job 3684:
// syntropy_core
module syntropy_core #(
    parameter DATA_WIDTH = 16,
    parameter ADDR_WIDTH = 8,
    parameter THRESHOLD_DEFAULT = 16'hE666,   
    parameter LEARNING_RATE = 16'h0019,      
    parameter MAX_ITERATIONS = 8'd10
)(
    input wire clk,
    input wire rst_n,
    input wire [DATA_WIDTH-1:0] voltage_drift,     
    input wire [DATA_WIDTH-1:0] packet_loss,       
    input wire [DATA_WIDTH-1:0] temp_variance,     
    input wire [DATA_WIDTH-1:0] phase_jitter,      
    input wire [DATA_WIDTH-1:0] threshold,         
    input wire enable_learning,                    
    input wire mesh_broadcast_en,                  
    output reg stable,                             
    output reg [DATA_WIDTH-1:0] flux_value,        
    output reg [DATA_WIDTH-1:0] correction_vector,  
    output reg [DATA_WIDTH-1:0] optimized_params,  
    output reg learning_active,                    
    output reg mesh_broadcast_req,                 
    input wire [DATA_WIDTH-1:0] mesh_flux_in,      
    input wire [DATA_WIDTH-1:0] mesh_correction_in,  
    input wire mesh_valid_in,                      
    output reg [DATA_WIDTH-1:0] mesh_flux_out,     
    output reg [DATA_WIDTH-1:0] mesh_correction_out,  
    output reg mesh_valid_out,                     
    output reg [7:0] iteration_count,              
    output reg [3:0] state,                        
    output reg error_flag                          
);
For scale: about 200 flip-flops, about 210 I/O pins, roughly 19000 um^2 of cells after synthesis.
Settings: LEC_CHECK=0, CAP_MARGIN=20, CORE_MARGIN=2, CORE_UTILIZATION=71, MAX_ROUTING_LAYER=met4, SETUP_SLACK_MARGIN=2.96, SLEW_MARGIN=20; clock period 10.5 ns.
run.sh (not shown) runs the stock make flow with config.mk's settings and CLKGATE_MAP_FILE=.
The flow ended early for job 3684: it failed with a tool error in global routing.
The following lists how job 6044 was set up differently from job 3684:
Settings: CORE_UTILIZATION changed from 71 to 66; SETUP_SLACK_MARGIN removed (was 2.96).
## What came out
| job 6044 | all stages done | FAIL | negative setup slack |
Post-cts repair resize count, job 6044 and job 3684: higher on job 3684
Die height, job 6044 vs job 3684: up by a few percent
Against job 3684, job 6044 reports a floorplan utilization that is lower.
Taking job 3684 over job 6044, the half-perimeter wire length of the detailed placement result ratio works out to 1.06.
Re total cell area at the placement stage: job 6044 and job 3684 aren't equal, and the lower value belongs to job 6044.
Changes observed in job 6044 relative to job 3684: worst setup timing slack at the placement stage went down; die area rose by about 7%; post-CTS setup buffer count shrank by 29.
For job 1802, these inputs were changed with respect to job 6044:
Settings: MAX_ROUTING_LAYER removed (was met4); CORE_UTILIZATION changed from 66 to 41; the clock period (ns, I/O delays scaled along) changed from 10.5 to 12.4.
Notes after the runs:
When the final numbers for job 1802 and job 6044 were put side by side, the final total negative setup slack turned out to be smaller in job 6044.
Job 6044 had finished all stages when the layout checks came back failing, citing negative setup slack.
Job 1802 | stages: all done | timing, DRC, antenna: all pass
Final global-route overflow total came out exactly the same in job 1802 and job 6044.
Lower aggregate global-route resource usage among job 1802 and job 6044: job 1802
Job 6044 has lower total placed cells including tap cells than job 1802.
Here is what was changed in the inputs of job 678 compared with job 1802.
Settings: an added SETUP_SLACK_MARGIN of 2.25; a change of CORE_UTILIZATION from 41 to 55; a change of the clock period (ns, I/O delays scaled along) from 12.4 to 8.61.
### Flow results
In job 678 the implementation ran to completion but is not tape-out ready, as the final checks report negative setup slack.
Job 678: number of instances on the worst hold path is 1 higher than what job 1802 reported.
Taking job 678 over job 1802, the total die size ratio works out to 0.75.
[compare] base=job 1802 new=job 678: largest stage delay on the critical path moved down; final area increased about 25%; multi-input logic area went up 2600 um^2; final critical-path required period lower.


Starting RTL as in the previous note.
clock: 7.47 ns
lec_check: 0
abc_area: 1
cap_margin: 15
cell_pad_in_sites_global_placement: 1
core_aspect_ratio: 1.38
core_margin: 5
core_utilization: 33
gpl_routability_driven: 1
gpl_timing_driven: 0
hold_slack_margin: -0.03
min_routing_layer: met2
place_density_lb_addon: 0.07
setup_slack_margin: 0.55
slew_margin: 15
tns_end_percent: 10
The starting point completed and failed the layout checks on negative setup slack.
Change:
- ABC_AREA: 1 -> default
- CAP_MARGIN: 15 -> 20
- CELL_PAD_IN_SITES_GLOBAL_PLACEMENT: 1 -> default
- CORE_ASPECT_RATIO: 1.38 -> default
- CORE_MARGIN: 5 -> 2
- CORE_UTILIZATION: 33 -> 64
- GPL_ROUTABILITY_DRIVEN: 1 -> default
- GPL_TIMING_DRIVEN: 0 -> default
- HOLD_SLACK_MARGIN: -0.03 -> default
- MIN_ROUTING_LAYER: met2 -> default
- PLACE_DENSITY_LB_ADDON: 0.07 -> default
- SETUP_SLACK_MARGIN: 0.55 -> 2.3
- SLEW_MARGIN: 15 -> 20
- TNS_END_PERCENT: 10 -> default
- clock period: 7.47 -> 8.61 ns (I/O delays scaled with it)
Now the flow died in global routing (5_1_grt) (GRT-0232).
Die area shrinks by 51%.
Synthesized cell count shrinks by 16%.
Area after synthesis shrinks by 2.4%.


syntropy_core again, from the RTL that the note above started with.
// syntropy_core
module syntropy_core #(
    parameter DATA_WIDTH = 16,
    parameter ADDR_WIDTH = 8,
    parameter THRESHOLD_DEFAULT = 16'hE666,   
    parameter LEARNING_RATE = 16'h0019,      
    parameter MAX_ITERATIONS = 8'd10
)(
    input wire clk,
    input wire rst_n,
    input wire [DATA_WIDTH-1:0] voltage_drift,     
    input wire [DATA_WIDTH-1:0] packet_loss,       
    input wire [DATA_WIDTH-1:0] temp_variance,     
    input wire [DATA_WIDTH-1:0] phase_jitter,      
    input wire [DATA_WIDTH-1:0] threshold,         
    input wire enable_learning,                    
    input wire mesh_broadcast_en,                  
    output reg stable,                             
    output reg [DATA_WIDTH-1:0] flux_value,        
    output reg [DATA_WIDTH-1:0] correction_vector,  
    output reg [DATA_WIDTH-1:0] optimized_params,  
    output reg learning_active,                    
    output reg mesh_broadcast_req,                 
    input wire [DATA_WIDTH-1:0] mesh_flux_in,      
    input wire [DATA_WIDTH-1:0] mesh_correction_in,  
    input wire mesh_valid_in,                      
    output reg [DATA_WIDTH-1:0] mesh_flux_out,     
    output reg [DATA_WIDTH-1:0] mesh_correction_out,  
    output reg mesh_valid_out,                     
    output reg [7:0] iteration_count,              
    output reg [3:0] state,                        
    output reg error_flag                          
);
clock: 12.4 ns
lec_check: 0
cap_margin: 20
core_margin: 2
core_utilization: 40
slew_margin: 20
Edit:
- clock period: 12.4 -> 13.0 ns (I/O delays scaled with it)
Worst setup slack gets better by 0.083 ns.
Design area drops by 1.2%.
Synthesized cell count does not change.
Flip-flop count is unchanged.


syntropy_core again, from the RTL that the note above started with.
## syntropy_core
module syntropy_core #(
    parameter DATA_WIDTH = 16,
    parameter ADDR_WIDTH = 8,
    parameter THRESHOLD_DEFAULT = 16'hE666,   
    parameter LEARNING_RATE = 16'h0019,      
    parameter MAX_ITERATIONS = 8'd10
)(
    input wire clk,
    input wire rst_n,
    input wire [DATA_WIDTH-1:0] voltage_drift,     
    input wire [DATA_WIDTH-1:0] packet_loss,       
    input wire [DATA_WIDTH-1:0] temp_variance,     
    input wire [DATA_WIDTH-1:0] phase_jitter,      
    input wire [DATA_WIDTH-1:0] threshold,         
    input wire enable_learning,                    
    input wire mesh_broadcast_en,                  
    output reg stable,                             
    output reg [DATA_WIDTH-1:0] flux_value,        
    output reg [DATA_WIDTH-1:0] correction_vector,  
    output reg [DATA_WIDTH-1:0] optimized_params,  
    output reg learning_active,                    
    output reg mesh_broadcast_req,                 
    input wire [DATA_WIDTH-1:0] mesh_flux_in,      
    input wire [DATA_WIDTH-1:0] mesh_correction_in,  
    input wire mesh_valid_in,                      
    output reg [DATA_WIDTH-1:0] mesh_flux_out,     
    output reg [DATA_WIDTH-1:0] mesh_correction_out,  
    output reg mesh_valid_out,                     
    output reg [7:0] iteration_count,              
    output reg [3:0] state,                        
    output reg error_flag                          
);
clock: 7.47 ns
lec_check: 0
abc_area: 0
cap_margin: 15
cell_pad_in_sites_global_placement: 1
core_aspect_ratio: 1.38
core_margin: 5
core_utilization: 33
cts_cluster_diameter: 327
gpl_routability_driven: 1
gpl_timing_driven: 0
hold_slack_margin: 0.2
min_routing_layer: met1
place_density_lb_addon: 0.07
setup_slack_margin: 0.55
slew_margin: 15
tns_end_percent: 10
The starting point ran to the end with violations: negative setup slack.
Next try:
Settings changed: ABC_AREA 0 to default, CAP_MARGIN 15 to 20, CELL_PAD_IN_SITES_GLOBAL_PLACEMENT 1 to default, CORE_ASPECT_RATIO 1.38 to default, CORE_MARGIN 5 to 2, CORE_UTILIZATION 33 to 58, CTS_CLUSTER_DIAMETER 327 to default, GPL_ROUTABILITY_DRIVEN 1 to default, GPL_TIMING_DRIVEN 0 to default, HOLD_SLACK_MARGIN 0.2 to default, MIN_ROUTING_LAYER met1 to default, PLACE_DENSITY_LB_ADDON 0.07 to default, SETUP_SLACK_MARGIN 0.55 to default, SLEW_MARGIN 15 to 20, TNS_END_PERCENT 10 to 5.
Clock period 7.47 ns to 10.1 ns, I/O delays scaled along.
- The new run produced a layout that fails on negative setup slack
- critical path depth is unchanged
- routed wire length decreases by 18%
- non-clock buffer count increases by 131
- die area decreases by 45%
- final area decreases by 0.45%
Next try:
Settings changed: CORE_UTILIZATION 58 to 71, CTS_CLUSTER_SIZE from default to 42, TNS_END_PERCENT 5 to default.
Clock period 10.1 ns to 10.5 ns, I/O delays scaled along.
What happened: The new run completed and failed the layout checks on negative setup slack. Global-route usage grows by 17 points. Via count grows by 27%. Utilization grows by 16 points. Critical path depth shrinks by 5. Wire length grows by 62%.
Next try:
Settings changed: ABC_AREA from default to 1, CORE_UTILIZATION 71 to 70, CTS_CLUSTER_SIZE 42 to default.
Clock period 10.5 ns to 12.1 ns, I/O delays scaled along.
This time the run finished clean.
Design area came out lower by 10%.
Cell count came out higher by 6.8%.
Sequential share of layout area came out higher by 2.2 points.
Synthesized area came out higher by 2.5%.
Next try:
Settings changed: ABC_AREA 1 to default, CORE_UTILIZATION 70 to 66.
Clock period 12.1 ns to 10.5 ns, I/O delays scaled along.
=> The new run finished but failed the layout checks on negative setup slack. Via count came out lower slightly. Sequential share of layout area came out lower by 2.3 points. Critical path depth came out lower by 10. Clock-buffer cell count came out lower by 1. Clock skew came out higher by 7.2 ps. Worst hold slack is about the same. First-iteration DRC count came out lower by a few percent.
Next try:
Settings changed: CORE_UTILIZATION 66 to 72, CTS_CLUSTER_SIZE from default to 53, MAX_ROUTING_LAYER from default to met4, PLACE_DENSITY from default to 0.95.
=>
- With this change the flow did not get past global routing
- synthesized cell count stays the same
- area after synthesis does not change
- die size fell by about 8%


## run 4
syntropy_core again, from the RTL that the note above started with.
// syntropy_core
module syntropy_core #(
    parameter DATA_WIDTH = 16,
    parameter ADDR_WIDTH = 8,
    parameter THRESHOLD_DEFAULT = 16'hE666,   
    parameter LEARNING_RATE = 16'h0019,      
    parameter MAX_ITERATIONS = 8'd10
)(
    input wire clk,
    input wire rst_n,
    input wire [DATA_WIDTH-1:0] voltage_drift,     
    input wire [DATA_WIDTH-1:0] packet_loss,       
    input wire [DATA_WIDTH-1:0] temp_variance,     
    input wire [DATA_WIDTH-1:0] phase_jitter,      
    input wire [DATA_WIDTH-1:0] threshold,         
    input wire enable_learning,                    
    input wire mesh_broadcast_en,                  
    output reg stable,                             
    output reg [DATA_WIDTH-1:0] flux_value,        
    output reg [DATA_WIDTH-1:0] correction_vector,  
    output reg [DATA_WIDTH-1:0] optimized_params,  
    output reg learning_active,                    
    output reg mesh_broadcast_req,                 
    input wire [DATA_WIDTH-1:0] mesh_flux_in,      
    input wire [DATA_WIDTH-1:0] mesh_correction_in,  
    input wire mesh_valid_in,                      
    output reg [DATA_WIDTH-1:0] mesh_flux_out,     
    output reg [DATA_WIDTH-1:0] mesh_correction_out,  
    output reg mesh_valid_out,                     
    output reg [7:0] iteration_count,              
    output reg [3:0] state,                        
    output reg error_flag                          
);
    localparam IDLE = 4'd0;
    localparam EVALUATE = 4'd1;
    localparam LEARN = 4'd2;
    localparam CORRECT = 4'd3;
    localparam BROADCAST = 4'd4;
    localparam ERROR = 4'd5;
    reg [DATA_WIDTH-1:0] flux_reg;
    reg [DATA_WIDTH-1:0] threshold_reg;
  ...
Settings: LEC_CHECK=0, ABC_AREA=1, CAP_MARGIN=20, CELL_PAD_IN_SITES_GLOBAL_PLACEMENT=0, CORE_ASPECT_RATIO=1.47, CORE_MARGIN=2, CORE_UTILIZATION=72, CTS_CLUSTER_DIAMETER=233, CTS_CLUSTER_SIZE=87, GPL_TIMING_DRIVEN=1, HOLD_SLACK_MARGIN=0.29, PLACE_DENSITY=0.42, SLEW_MARGIN=30; clock period 9.23 ns.
As the logs show, run 4 stopped at global routing after a tool error, so it never reached the end of the flow.
Modified inputs, run 3 compared to run 4
Settings: CTS_CLUSTER_SIZE now 41, was 87; CTS_CLUSTER_DIAMETER no longer set, was 233; CORE_ASPECT_RATIO no longer set, was 1.47; ABC_AREA no longer set, was 1; PLACE_DENSITY now 0.95, was 0.42; CELL_PAD_IN_SITES_GLOBAL_PLACEMENT no longer set, was 0; SLEW_MARGIN now 20, was 30; HOLD_SLACK_MARGIN no longer set, was 0.29; GPL_TIMING_DRIVEN no longer set, was 1; the clock period (ns, I/O delays scaled along) now 10.5, was 9.23.
Results
Run 3 terminated abnormally: global routing reported GRT-0116.
The area of the mapped netlist reported for run 3 is smaller than that of run 4 by about 2.4%.
Going from run 4 to run 3, number of placement rows shrinks by about 20%.
Run 3 gives less number of setup buffers added after CTS than run 4 did.
Of run 3 and run 4, the run reporting the lower synthesized cell count was run 3.
Against run 4, run 3 reports a multiplexer share of the synthesized area that is higher.


== build 54 ==
syntropy_core again, from the RTL that the note above started with.
Settings: LEC_CHECK=0, ABC_AREA=1, CAP_MARGIN=20, CORE_ASPECT_RATIO=0.7, CORE_MARGIN=2, CORE_UTILIZATION=72, CTS_CLUSTER_DIAMETER=397, PLACE_DENSITY_LB_ADDON=0.0, SETUP_SLACK_MARGIN=3.34, SLEW_MARGIN=20, TNS_END_PERCENT=10; clock period 12.1 ns.
Build 54 got as far as 5_1_grt, where a tool error ended the run.
For build 25, these inputs were changed with respect to build 54:
- removing PLACE_DENSITY_LB_ADDON (formerly 0.0)
- removing CORE_ASPECT_RATIO (formerly 0.7)
- removing SETUP_SLACK_MARGIN (formerly 3.34)
- setting CTS_CLUSTER_SIZE to 37 for the first time
- changing CORE_UTILIZATION from 72 to 70
- removing ABC_AREA (formerly 1)
- removing TNS_END_PERCENT (formerly 10)
- removing CTS_CLUSTER_DIAMETER (formerly 397)
- changing the clock period (ns, I/O delays scaled along) from 12.1 to 10.1
## What came out
Although build 25 finished all stages, its layout failed final checks on negative setup slack. Compared with build 54, build 25 shows a lower instance count of the mapped netlist. Looking at count of placed standard cells including taps across build 25 and build 54, the one that comes out lower is build 25. When the final numbers for build 25 and build 54 were put side by side, the mux contribution to synthesized area turned out to be smaller in build 54. As far as register bit total from synthesis goes, build 25 and build 54 are indistinguishable; the numbers are identical. In the flow results for build 25 and build 54, the XOR/XNOR share of the synthesized area is smaller on build 54. | distinct cell type count of the synthesized netlist | build 25 vs build 54 | 35 higher |.
For build 71, these inputs were changed with respect to build 25:
- an added MAX_ROUTING_LAYER of met4
- a change of CORE_UTILIZATION from 70 to 67
- a change of the clock period (ns, I/O delays scaled along) from 10.1 to 6.87
Findings:
- Status(build 71) = ERROR, stage = 4_1_cts
- Diff build 25 -> build 71: area of placed instances went up by about 7%; final weighted congestion of routability-driven global placement went up by about 10%; width of the die went up by about 2.2%.
- Build 71 against build 25: vertical die size moved up, core area rose about 4%.
- Comparing build 25 against build 71, there is no change at all in summed standard-cell area reported by yosys.
- In build 71 relative to build 25, area of the chip had gone up by a few percent.
- Compare build 25 and build 71 | number of placement rows higher: build 71
Input-level comparison between build 47 and build 71:
- HOLD_SLACK_MARGIN newly set to -0.09
- TNS_END_PERCENT newly set to 5
- CTS_CLUSTER_SIZE removed (was 37)
- the clock period (ns, I/O delays scaled along) changed from 6.87 to 10.1
### Flow results
To summarise build 47: no stage aborted, but the layout did not pass its checks, failing on negative setup slack.
| complex-gate fraction of the synthesized area | build 71 vs build 47 | ≈ equal |
Detailed placer's ending HPWL delta for build 47 relative to build 71: about 15% lower
Against build 71 as the reference, build 47 delivers a lower cell count after placement.
| synthesized cell count | build 47 vs build 71 | ≈ equal |
Weighted congestion reported at the end of routability-driven placement ended up 8.9% lower on build 47 than on build 71.
